// fpm
module fpm(
    input [32:1] a,
    input [32:1] b,
    input clk,
    input rst,
    input in_valid,
    output  [32:1] c,
    output out_valid
    );
Size: roughly 13000 cells after synthesis, about 5000 flip-flops, roughly 100 I/O pins.
make LEC_CHECK=0 CAP_MARGIN=0 CORE_MARGIN=2 CORE_UTILIZATION=72 CTS_CLUSTER_DIAMETER=391 CTS_CLUSTER_SIZE=14 HOLD_SLACK_MARGIN=0.3 SETUP_SLACK_MARGIN=-0.3 SLEW_MARGIN=20 finish   # period 2.89 ns
run.sh (not shown) runs the stock make flow with config.mk's settings and CLKGATE_MAP_FILE=.
The first run finished but failed the layout checks on negative setup slack.
Change:
- CAP_MARGIN: 0 -> 20
- CTS_CLUSTER_DIAMETER: 391 -> default
- CTS_CLUSTER_SIZE: 14 -> default
- HOLD_SLACK_MARGIN: 0.3 -> default
- clock period: 2.89 -> 3.31 ns (I/O delays scaled with it)
=> The changed run completed, yet does not pass: negative setup slack. Combinational power fell by about a fifth. Total power fell slightly. Global-route usage rose by 0.23 points. Register-to-register slack improves by 0.45 ns. Die area stays the same. Final area rose by a few percent. Clock power rose by about a fifth. Synthesized area stays the same. Worst setup slack improves by 0.36 ns.
Change:
- CORE_UTILIZATION: 72 -> 70
- SETUP_SLACK_MARGIN: -0.3 -> default
- clock period: 3.31 -> 3.92 ns (I/O delays scaled with it)
=> Now the flow completed with no timing, DRC or antenna violations. Utilization drops by 1.9 points. Via count came out lower slightly. Setup slack gets better by 0.39 ns. Cell count is higher slightly. Critical path depth is unchanged. Synthesized cell count stays the same.
Change:
- CORE_UTILIZATION: 70 -> 72
- CTS_CLUSTER_DIAMETER: default -> 397
- clock period: 3.92 -> 3.07 ns (I/O delays scaled with it)
Effect: With this change the flow finished but failed the layout checks on negative setup slack; sequential power goes up by 27%; final area is about the same; synthesized cell count stays the same; global-route usage is higher by 1.1 points.
Change:
- CORE_UTILIZATION: 72 -> 66
- CTS_CLUSTER_DIAMETER: 397 -> 209
- clock period: 3.07 -> 3.94 ns (I/O delays scaled with it)
Result:
- This time the run finished clean
- non-clock buffer count came out lower by 42
- cell area came out higher by 0.44%
- worst setup slack improved by 0.83 ns
- via count came out lower by 1.1%
- hold slack improved by 0.26 ns
- critical path depth came out lower by 2
- global-route usage came out lower by 2.4 points
- sequential power came out lower by 22%
- clock-buffer cell count came out lower by 2
- clock power came out lower by 20%

========
fpm again, from the RTL that the note above started with.
==> flow/config.mk <==
export PLATFORM = sky130hd
export DESIGN_NAME = fpm
export DESIGN_NICKNAME = fpm
export VERILOG_FILES = /design/flow/design.v
export SDC_FILE = /design/flow/constraint.sdc
export NUM_CORES = 4
export LEC_CHECK = 0
export CAP_MARGIN = 30
export CELL_PAD_IN_SITES_GLOBAL_PLACEMENT = 3
export CORE_ASPECT_RATIO = 1.22
export CORE_MARGIN = 3
export CORE_UTILIZATION = 28
export CTS_CLUSTER_SIZE = 94
export MAX_ROUTING_LAYER = met5
export PLACE_DENSITY = 0.82
export SETUP_SLACK_MARGIN = -0.26
export SLEW_MARGIN = 5
export TNS_END_PERCENT = 80
==> flow/constraint.sdc <==
create_clock -name core_clock -period 6.5 [get_ports {clk}]
set_input_delay 1.3000 -clock core_clock [delete_from_list [all_inputs] [get_ports {clk}]]
set_output_delay 1.3000 -clock core_clock [all_outputs]
set_load 0.01 [all_outputs]
The first run ran to the end with no violations.
==> next run, changes <==
==> flow/config.mk (replaced) <==
export PLATFORM = sky130hd
export DESIGN_NAME = fpm
export DESIGN_NICKNAME = fpm
export VERILOG_FILES = /design/flow/design.v
export SDC_FILE = /design/flow/constraint.sdc
export NUM_CORES = 4
export LEC_CHECK = 0
export CAP_MARGIN = 5
export CORE_MARGIN = 2
export CORE_UTILIZATION = 66
export CTS_CLUSTER_DIAMETER = 374
export CTS_CLUSTER_SIZE = 31
export SETUP_SLACK_MARGIN = 0.87
export SLEW_MARGIN = 20
==> flow/constraint.sdc (replaced) <==
create_clock -name core_clock -period 3.02 [get_ports {clk}]
set_input_delay 0.6040 -clock core_clock [delete_from_list [all_inputs] [get_ports {clk}]]
set_output_delay 0.6040 -clock core_clock [all_outputs]
set_load 0.01 [all_outputs]
Now the flow produced a layout that fails on setup timing.
Design area is lower by a little under a tenth.
Worst hold slack degrades by 0.21 ns.
Sequential share of layout area is higher by 4.6 points.
Wire length is lower by a few percent.
Global-route usage is higher by 12 points.
Utilization is higher by 39 points.
Flip-flop count stays the same.
Sequential power is higher by well over a third.
Count of clock-buffer cells in the layout is lower by 616.
Worst setup slack degrades by 1.6 ns.
Non-clock buffer count is higher by 179.
==> next run, changes <==
--- a/flow/config.mk
+++ b/flow/config.mk
@@ -8 +8 @@
-export CAP_MARGIN = 5
+export CAP_MARGIN = 20
@@ -10,4 +10,3 @@
-export CORE_UTILIZATION = 66
-export CTS_CLUSTER_DIAMETER = 374
-export CTS_CLUSTER_SIZE = 31
-export SETUP_SLACK_MARGIN = 0.87
+export CORE_UTILIZATION = 58
+export CTS_CLUSTER_DIAMETER = 209
+export SETUP_SLACK_MARGIN = -0.35
==> flow/constraint.sdc (replaced) <==
create_clock -name core_clock -period 3.69 [get_ports {clk}]
set_input_delay 0.7380 -clock core_clock [delete_from_list [all_inputs] [get_ports {clk}]]
set_output_delay 0.7380 -clock core_clock [all_outputs]
set_load 0.01 [all_outputs]
The new run reached the layout checks and failed them: setup timing.
Via count is higher by 0.50%.
Total power is higher by 6.1%.
Setup slack gets better by 0.59 ns.
Routed wire length is higher by 1.3%.
==> next run, changes <==
--- a/flow/config.mk
+++ b/flow/config.mk
@@ -7,0 +8 @@
+export ABC_AREA = 0
@@ -10,3 +11,4 @@
-export CORE_UTILIZATION = 58
-export CTS_CLUSTER_DIAMETER = 209
-export SETUP_SLACK_MARGIN = -0.35
+export CORE_UTILIZATION = 72
+export CTS_CLUSTER_DIAMETER = 105
+export PLACE_DENSITY = 0.42
+export SETUP_SLACK_MARGIN = 0.76
==> flow/constraint.sdc (replaced) <==
create_clock -name core_clock -period 2.69 [get_ports {clk}]
set_input_delay 0.5380 -clock core_clock [delete_from_list [all_inputs] [get_ports {clk}]]
set_output_delay 0.5380 -clock core_clock [all_outputs]
set_load 0.01 [all_outputs]
Outcome: The changed run reached the layout checks and failed them: setup timing; wire length rises by a few percent; final cell count goes down by a few percent; sequential share of layout area shrinks by 1.3 points; via count went up by a few percent; global-route usage went up by 6.2 points; synthesized area is unchanged; total power climbs by well over a third; setup slack gets worse by 0.94 ns; count of clock-buffer cells in the layout went down by 38.
==> next run, changes <==
--- a/flow/config.mk
+++ b/flow/config.mk
@@ -8 +7,0 @@
-export ABC_AREA = 0
@@ -11,4 +10 @@
-export CORE_UTILIZATION = 72
-export CTS_CLUSTER_DIAMETER = 105
-export PLACE_DENSITY = 0.42
-export SETUP_SLACK_MARGIN = 0.76
+export CORE_UTILIZATION = 35
==> flow/constraint.sdc (replaced) <==
create_clock -name core_clock -period 4.8 [get_ports {clk}]
set_input_delay 0.9600 -clock core_clock [delete_from_list [all_inputs] [get_ports {clk}]]
set_output_delay 0.9600 -clock core_clock [all_outputs]
set_load 0.01 [all_outputs]
=> This time the run passed the timing, DRC and antenna checks. Routed wire length fell by about 8%. Power fell by about 44%. Area after synthesis does not change. Clock power fell by 43%.
Power and IR drop assume default switching activity.
